Design pe_tile_new_unq1, start of the top module:
module pe_tile_new_unq1 (
clk,
config_addr,
config_data,
out_BUS16_S0_T0,
in_BUS16_S0_T0,
out_BUS16_S0_T1,
in_BUS16_S0_T1,
out_BUS16_S0_T2,
in_BUS16_S0_T2,
out_BUS16_S0_T3,
in_BUS16_S0_T3,
out_BUS16_S0_T4,
in_BUS16_S0_T4,
out_BUS16_S1_T0,
in_BUS16_S1_T0,
out_BUS16_S1_T1,
in_BUS16_S1_T1,
out_BUS16_S1_T2,
in_BUS16_S1_T2,
out_BUS16_S1_T3,
in_BUS16_S1_T3,
out_BUS16_S1_T4,
in_BUS16_S1_T4,
out_BUS16_S2_T0,
in_BUS16_S2_T0,
out_BUS16_S2_T1,
in_BUS16_S2_T1,
out_BUS16_S2_T2,
in_BUS16_S2_T2,
out_BUS16_S2_T3,
in_BUS16_S2_T3,
out_BUS16_S2_T4,
in_BUS16_S2_T4,
out_BUS16_S3_T0,
in_BUS16_S3_T0,
out_BUS16_S3_T1,
in_BUS16_S3_T1,
out_BUS16_S3_T2,
in_BUS16_S3_T2,
out_BUS16_S3_T3,
in_BUS16_S3_T3,
out_BUS16_S3_T4,
in_BUS16_S3_T4,
out_BUS1_S0_T0,
in_BUS1_S0_T0,
out_BUS1_S0_T1,
in_BUS1_S0_T1,
out_BUS1_S0_T2,
in_BUS1_S0_T2,
out_BUS1_S0_T3,
in_BUS1_S0_T3,
out_BUS1_S0_T4,
in_BUS1_S0_T4,
out_BUS1_S1_T0,
in_BUS1_S1_T0,
out_BUS1_S1_T1,
in_BUS1_S1_T1,
out_BUS1_S1_T2,
in_BUS1_S1_T2,
out_BUS1_S1_T3,
in_BUS1_S1_T3,
out_BUS1_S1_T4,
in_BUS1_S1_T4,
out_BUS1_S2_T0,
in_BUS1_S2_T0,
out_BUS1_S2_T1,
in_BUS1_S2_T1,
out_BUS1_S2_T2,
in_BUS1_S2_T2,
out_BUS1_S2_T3,
in_BUS1_S2_T3,
out_BUS1_S2_T4,
in_BUS1_S2_T4,
out_BUS1_S3_T0,
in_BUS1_S3_T0,
out_BUS1_S3_T1,
in_BUS1_S3_T1,
out_BUS1_S3_T2,
in_BUS1_S3_T2,
out_BUS1_S3_T3,
in_BUS1_S3_T3,
out_BUS1_S3_T4,
in_BUS1_S3_T4,
reset,
tile_id
);
Settings: LEC_CHECK=0, CAP_MARGIN=20, CELL_PAD_IN_SITES_DETAIL_PLACEMENT=2, CORE_MARGIN=2, CORE_UTILIZATION=45, CTS_CLUSTER_DIAMETER=149, GPL_TIMING_DRIVEN=1, MIN_ROUTING_LAYER=met2, PLACE_DENSITY_LB_ADDON=0.22, SLEW_MARGIN=20; clock period 12.2 ns.
run.sh (not shown) runs the stock make flow with config.mk's settings and CLKGATE_MAP_FILE=.
The baseline died in 3_5_place_dp, error DPL-0033.
Edit:
==> flow/config.mk (replaced) <==
export PLATFORM = sky130hd
export DESIGN_NAME = pe_tile_new_unq1
export DESIGN_NICKNAME = pe_tile_new_unq1
export VERILOG_FILES = /design/flow/design.v
export SDC_FILE = /design/flow/constraint.sdc
export NUM_CORES = 4
export LEC_CHECK = 0
export CAP_MARGIN = 20
export CORE_MARGIN = 2
export CORE_UTILIZATION = 57
export SLEW_MARGIN = 20
==> flow/constraint.sdc (replaced) <==
create_clock -name core_clock -period 10.6 [get_ports {clk}]
set_input_delay 2.1200 -clock core_clock [delete_from_list [all_inputs] [get_ports {clk}]]
set_output_delay 2.1200 -clock core_clock [all_outputs]
set_load 0.01 [all_outputs]
After rerunning: The new run aborted during 5_1_grt. Synthesized cell count stays the same. Die area decreases by 21%. Synthesized area stays the same.
Edit:
--- a/flow/config.mk
+++ b/flow/config.mk
@@ -9,3 +9,5 @@
 export CORE_MARGIN = 2
 export CORE_UTILIZATION = 57
+export CTS_CLUSTER_DIAMETER = 366
+export CTS_CLUSTER_SIZE = 99
 export SLEW_MARGIN = 20
=>
- The changed run aborted during 5_1_grt on GRT-0232
- area after synthesis stays the same
- die size does not change
- synthesized cell count is unchanged
Edit:
--- a/flow/config.mk
+++ b/flow/config.mk
@@ -6,8 +6,10 @@
 export NUM_CORES = 4
 export LEC_CHECK = 0
+export ABC_AREA = 1
 export CAP_MARGIN = 20
+export CELL_PAD_IN_SITES_GLOBAL_PLACEMENT = 1
 export CORE_MARGIN = 2
-export CORE_UTILIZATION = 57
-export CTS_CLUSTER_DIAMETER = 366
-export CTS_CLUSTER_SIZE = 99
+export CORE_UTILIZATION = 45
+export CTS_CLUSTER_DIAMETER = 381
+export SETUP_SLACK_MARGIN = 2.77
 export SLEW_MARGIN = 20
Outcome:
- Now the flow completed and failed the layout checks on setup timing
- die size rises by 23%
- area after synthesis falls by 2.9%
- synthesized cell count increases by 20%

* * *

== wip/fjord ==
pe_tile_new_unq1 again, from the RTL that the note above started with.
==> flow/config.mk <==
export PLATFORM = sky130hd
export DESIGN_NAME = pe_tile_new_unq1
export DESIGN_NICKNAME = pe_tile_new_unq1
export VERILOG_FILES = /design/flow/design.v
export SDC_FILE = /design/flow/constraint.sdc
export NUM_CORES = 4
export LEC_CHECK = 0
export ABC_AREA = 1
export CAP_MARGIN = 0
export CELL_PAD_IN_SITES_GLOBAL_PLACEMENT = 3
export CORE_ASPECT_RATIO = 0.54
export CORE_MARGIN = 2
export CORE_UTILIZATION = 48
export CTS_CLUSTER_SIZE = 82
export GPL_TIMING_DRIVEN = 0
export HOLD_SLACK_MARGIN = -0.07
export MAX_ROUTING_LAYER = met4
export SLEW_MARGIN = 25
==> flow/constraint.sdc <==
create_clock -name core_clock -period 20.0 [get_ports {clk}]
set_input_delay 4.0000 -clock core_clock [delete_from_list [all_inputs] [get_ports {clk}]]
set_output_delay 4.0000 -clock core_clock [all_outputs]
set_load 0.01 [all_outputs]
What ended wip/fjord was a tool error in global placement without I/O; the run never finished.
Setup changes, wip/fjord to wip/nickel
Settings: a deleted CELL_PAD_IN_SITES_GLOBAL_PLACEMENT that had been 3; a change of SLEW_MARGIN from 25 to 20; a change of CORE_UTILIZATION from 48 to 45; a deleted MAX_ROUTING_LAYER that had been met4; a deleted CORE_ASPECT_RATIO that had been 0.54; a deleted HOLD_SLACK_MARGIN that had been -0.07; a deleted CTS_CLUSTER_SIZE that had been 82; a deleted GPL_TIMING_DRIVEN that had been 0; a change of CAP_MARGIN from 0 to 20; a deleted ABC_AREA that had been 1; a change of the clock period (ns, I/O delays scaled along) from 20.0 to 10.6.
Results
wip/nickel finished every stage; the final checks, however, were not passed, the failures being negative setup slack. In the floorplan summary, wip/nickel is listed with a die area greater than that of wip/fjord. wip/nickel ends up with lower synthesized cell count than wip/fjord does. On post-synthesis chip area from yosys, the higher figure sits with wip/nickel, not wip/fjord. On share of the core filled by cells before placement: wip/nickel sits below wip/fjord. Lower area share of and-or/or-and cells after synthesis among wip/nickel and wip/fjord: wip/fjord. Die height in wip/nickel vs wip/fjord: up 42%. Comparing wip/fjord against wip/nickel, there is no change at all in share of synthesized registers carrying an async set or reset. Synthesized-area fraction occupied by and/or/nand/nor cells was lower in the run labelled wip/nickel. Proportion of synthesized chip area in sequential cells in wip/nickel is 0.67 points below wip/fjord. Area inside the core boundary for wip/nickel is higher than for wip/fjord. wip/nickel vs wip/fjord — area after synthesis climbed by a few percent.
Relative to wip/nickel, the following input files were edited for wip/harbor:
Settings: SETUP_SLACK_MARGIN: unset -> 2.77.
Notes after the runs:
- wip/harbor and wip/nickel: no clean run
- In the tables for wip/harbor and wip/nickel, combinational share of power reads higher with wip/harbor.
- Between wip/harbor and wip/nickel, the met1 global-route usage figures differ only marginally.
- Relative to wip/nickel, the share of power burned in registers of wip/harbor is lower by 0.2 points.
- Relative to wip/nickel, total power per unit cell area has increased by 0.51 nW/um^2 in wip/harbor.
- Between wip/harbor and wip/nickel, the design area is higher for wip/harbor.
Relative to wip/harbor, the following input files were edited for wip/lagoon:
Settings: swapping 45 for 55 in CORE_UTILIZATION; putting TNS_END_PERCENT at 5 where nothing was set; putting CTS_CLUSTER_DIAMETER at 42 where nothing was set.
Findings:
- wip/lagoon terminated abnormally: global routing reported GRT-0232.
- Diff wip/lagoon..wip/harbor | synthesized area | unchanged
- Total core area came out lower on wip/lagoon than on wip/harbor.
- Delta (wip/lagoon minus wip/harbor): horizontal die dimension now smaller; number of post-CTS setup repair buffers fell by 38.
No activity file was given, so power comes from the tool's default toggle rates.
